== build 64 ==
Design alpacacorn, start of the top module:
module alpacacorn #(
	parameter ADR_WIDTH = 6,
	parameter DATA_WIDTH = 8
)(
	input wire clk_i,
	input wire rst_i,
	input wire [DATA_WIDTH-1:0] data_i,
	output wire [DATA_WIDTH-1:0] data_o,
	output wire [ADR_WIDTH-1:0] adr_o,
	output wire we_o
);
Size: about 230 cells after synthesis, roughly 41 flip-flops, about 25 I/O pins, roughly 2000 µm² of cells after synthesis.
clock: 2.24 ns
lec_check: 0
abc_area: 0
cap_margin: 40
cell_pad_in_sites_detail_placement: 2
core_aspect_ratio: 0.68
core_margin: 7
core_utilization: 27
cts_cluster_diameter: 291
gpl_routability_driven: 1
gpl_timing_driven: 0
max_routing_layer: met5
place_density_lb_addon: 0.14
setup_slack_margin: 0.55
slew_margin: 20
run.sh (not shown) runs the stock make flow with config.mk's settings and CLKGATE_MAP_FILE=.
Build 64 ended with every stage complete and zero timing, DRC or antenna violations.
### build 64 -> build 26
- swapping 40 for 20 in CAP_MARGIN
- swapping 7 for 2 in CORE_MARGIN
- clearing PLACE_DENSITY_LB_ADDON, which used to be 0.14
- clearing CORE_ASPECT_RATIO, which used to be 0.68
- swapping 0.55 for 0.36 in SETUP_SLACK_MARGIN
- clearing CELL_PAD_IN_SITES_DETAIL_PLACEMENT, which used to be 2
- swapping 27 for 56 in CORE_UTILIZATION
- clearing CTS_CLUSTER_DIAMETER, which used to be 291
- clearing ABC_AREA, which used to be 0
- clearing MAX_ROUTING_LAYER, which used to be met5
- clearing GPL_ROUTABILITY_DRIVEN, which used to be 1
- clearing GPL_TIMING_DRIVEN, which used to be 0
- swapping 2.24 for 1.24 in the clock period (ns, I/O delays scaled along)
The run showing the smaller buffers inserted during post-CTS setup optimization is build 64. Compared with build 64, in build 26 pre-placement core utilization rose by 31 points; floorplan die area fell about 60%; number of cell rows decreased about 16%. Tool error DPL-0038 stopped build 26 during 5_1_grt; no final results.
Relative to build 26, the following input files were edited for build 7:
- changing SETUP_SLACK_MARGIN from 0.36 to 0.16
- setting ABC_AREA to 1 for the first time
- setting CTS_CLUSTER_SIZE to 98 for the first time
- changing CORE_UTILIZATION from 56 to 72
- setting CTS_CLUSTER_DIAMETER to 360 for the first time
- changing the clock period (ns, I/O delays scaled along) from 1.24 to 0.543
Notes after the runs:
Build 26: DPL-0038 in 5_1_grt -> run aborted. Build 7: aborted in 3_5_place_dp (tool error). Per the comparison of build 7 with build 26, floorplan core density climbed 17 points; compound-gate portion of the synthesized area climbed 5.0 points. Changes observed in build 7 relative to build 26: floorplan net count now sits higher, chip area from the yosys synthesis statistics climbed about 4%, fraction of the mapped netlist area in simple logic gates picked up an extra 1.5 points. Build 7: overall chip area is 18% lower than what build 26 reported. Area of the mapped netlist: build 7 vs build 26 up 4.3%. What build 26 reported for mean area per synthesized cell has to be multiplied by 0.858 to get the figure for build 7. In build 7 the synthesized-area fraction occupied by adder cells turned out 0.49 points lower than in build 26. Going from build 26 to build 7, fraction of the yosys area taken by sequential cells shrinks by 1.7 points. Between build 26 and build 7, horizontal extent of the die decreased.
> inputs changed (build 7 -> build 60)
- CTS_CLUSTER_DIAMETER no longer set, was 360
- CTS_CLUSTER_SIZE no longer set, was 98
- ABC_AREA no longer set, was 1
- SETUP_SLACK_MARGIN now 0.37, was 0.16
- CORE_UTILIZATION now 58, was 72
- the clock period (ns, I/O delays scaled along) now 1.2, was 0.543
Results
In the summary table, build 60 is marked failed, with error DPL-0038 raised in 5_1_grt. As far as count of buffers inserted at the top-level ports goes, build 7 and build 60 are indistinguishable; the numbers are identical. Of build 7 and build 60, the lower number of cell instances after yosys synthesis belongs to build 60. Post-synthesis instance total: build 60 vs build 7 down 18%. [build 60 vs build 7] area share of fa/ha/maj cells after synthesis: higher in build 60. Compared with build 7, build 60 shows a floorplan-stage core utilization that is 15 points lower. Synthesized area: build 7 and build 60 compared, lower one is build 60. Re area fraction in and, or, nand and nor cells after synthesis: build 60 is 1.5 points down on build 7. Diff build 7 and build 60: post-synthesis xor/xnor area fraction higher in build 60. [compare] base=build 7 new=build 60: total nets after synthesis dropped about 16%, last weighted congestion value of the routability-driven placer climbed 5.0%, yosys-reported design area after synthesis dropped 86 µm².
--- input diff build 60..build 71 ---
- clearing SETUP_SLACK_MARGIN, which used to be 0.37
- swapping 58 for 68 in CORE_UTILIZATION
- swapping 1.2 for 1.25 in the clock period (ns, I/O delays scaled along)
[summary]
Status(build 60) = ERROR, stage = 5_1_grt
FAIL build 71 @ 4_1_cts: tool exited with error
Going from build 60 to build 71, area of the die has decreased, core footprint has decreased, count of standard-cell rows has decreased.
In the tables for build 71 and build 60, die extent in x reads lower with build 71.
Compare build 71 and build 60 | initial core utilization lower: build 60
Build 71 vs. build 60: chip height shows a reduction of 7.2%, weighted congestion at the end of routability-driven global placement shows a reduction of 4.7%.
Taking build 71 over build 60, the half-perimeter wire length after detailed placement ratio works out to 1.4.
[inputs] build 66 vs build 71
- putting ABC_AREA at 0 where nothing was set
- putting CTS_CLUSTER_SIZE at 19 where nothing was set
- swapping 68 for 71 in CORE_UTILIZATION
- putting SETUP_SLACK_MARGIN at 0.5 where nothing was set
- putting CTS_CLUSTER_DIAMETER at 200 where nothing was set
- swapping 1.25 for 1.73 in the clock period (ns, I/O delays scaled along)
==> comparison <==
- Post-synthesis cell count: build 66 vs build 71 identical
- Build 71 → build 66: instance area at placement went down; number of placement rows held; post-synthesis chip area from yosys roughly the same.
- Against build 71, horizontal extent of the die in build 66 fell slightly.
- Build 66 did not make it past 4_1_cts, where a tool error ended it.
- Die: build 66 smaller than build 71
- Relative to build 71, the number of placed cells counting well taps of build 66 is lower by about 8%.

---

alpacacorn again, from the RTL that the note above started with.
## alpacacorn
module alpacacorn #(
	parameter ADR_WIDTH = 6,
	parameter DATA_WIDTH = 8
)(
	input wire clk_i,
	input wire rst_i,
	input wire [DATA_WIDTH-1:0] data_i,
	output wire [DATA_WIDTH-1:0] data_o,
	output wire [ADR_WIDTH-1:0] adr_o,
	output wire we_o
);
==> flow/config.mk <==
export PLATFORM = sky130hd
export DESIGN_NAME = alpacacorn
export DESIGN_NICKNAME = alpacacorn
export VERILOG_FILES = /design/flow/design.v
export SDC_FILE = /design/flow/constraint.sdc
export NUM_CORES = 4
export LEC_CHECK = 0
export CAP_MARGIN = 20
export CELL_PAD_IN_SITES_DETAIL_PLACEMENT = 2
export CORE_MARGIN = 10
export CORE_UTILIZATION = 26
export CTS_CLUSTER_DIAMETER = 197
export CTS_CLUSTER_SIZE = 48
export GPL_TIMING_DRIVEN = 0
export HOLD_SLACK_MARGIN = 0.18
export MAX_ROUTING_LAYER = met4
export SLEW_MARGIN = 5
==> flow/constraint.sdc <==
create_clock -name core_clock -period 2.43 [get_ports {clk_i}]
set_input_delay 0.4860 -clock core_clock [delete_from_list [all_inputs] [get_ports {clk_i}]]
set_output_delay 0.4860 -clock core_clock [all_outputs]
set_load 0.01 [all_outputs]
Then changed:
--- a/flow/config.mk
+++ b/flow/config.mk
@@ -9,2 +9 @@
-export CELL_PAD_IN_SITES_DETAIL_PLACEMENT = 2
-export CORE_MARGIN = 10
+export CORE_MARGIN = 2
==> flow/constraint.sdc (replaced) <==
create_clock -name core_clock -period 1.9 [get_ports {clk_i}]
set_input_delay 0.3800 -clock core_clock [delete_from_list [all_inputs] [get_ports {clk_i}]]
set_output_delay 0.3800 -clock core_clock [all_outputs]
set_load 0.01 [all_outputs]
Outcome: The changed run completed and failed the layout checks on setup timing. Non-clock buffer count rose by 4. Total power rose by about 24%. Hold slack loses 7.3 ps. Setup slack loses 270 ps. Combinational power rose by about 23%. Fmax rose by 13%. Global-route usage fell by 0.24 points. Final area rose by about 2.7%.
Then changed:
==> flow/config.mk (replaced) <==
export PLATFORM = sky130hd
export DESIGN_NAME = alpacacorn
export DESIGN_NICKNAME = alpacacorn
export VERILOG_FILES = /design/flow/design.v
export SDC_FILE = /design/flow/constraint.sdc
export NUM_CORES = 4
export LEC_CHECK = 0
export CAP_MARGIN = 20
export CORE_MARGIN = 2
export CORE_UTILIZATION = 68
export SLEW_MARGIN = 20
==> flow/constraint.sdc (replaced) <==
create_clock -name core_clock -period 1.24 [get_ports {clk_i}]
set_input_delay 0.2480 -clock core_clock [delete_from_list [all_inputs] [get_ports {clk_i}]]
set_output_delay 0.2480 -clock core_clock [all_outputs]
set_load 0.01 [all_outputs]
Outcome: The changed run stopped in clock tree synthesis. Synthesized cell count is unchanged. Die area came out lower by well over a third. Area after synthesis does not change.
Then changed:
--- a/flow/config.mk
+++ b/flow/config.mk
@@ -8,0 +9 @@
+export CORE_ASPECT_RATIO = 1.99
@@ -10 +11,4 @@
-export CORE_UTILIZATION = 68
+export CORE_UTILIZATION = 40
+export CTS_CLUSTER_DIAMETER = 110
+export CTS_CLUSTER_SIZE = 100
+export HOLD_SLACK_MARGIN = -0.09
==> flow/constraint.sdc (replaced) <==
create_clock -name core_clock -period 2.5 [get_ports {clk_i}]
set_input_delay 0.5000 -clock core_clock [delete_from_list [all_inputs] [get_ports {clk_i}]]
set_output_delay 0.5000 -clock core_clock [all_outputs]
set_load 0.01 [all_outputs]
This time the run ran to the end with no violations.
Synthesized cell count is unchanged.
Die area goes up by 66%.
Area after synthesis does not change.
Power and IR drop assume default switching activity.
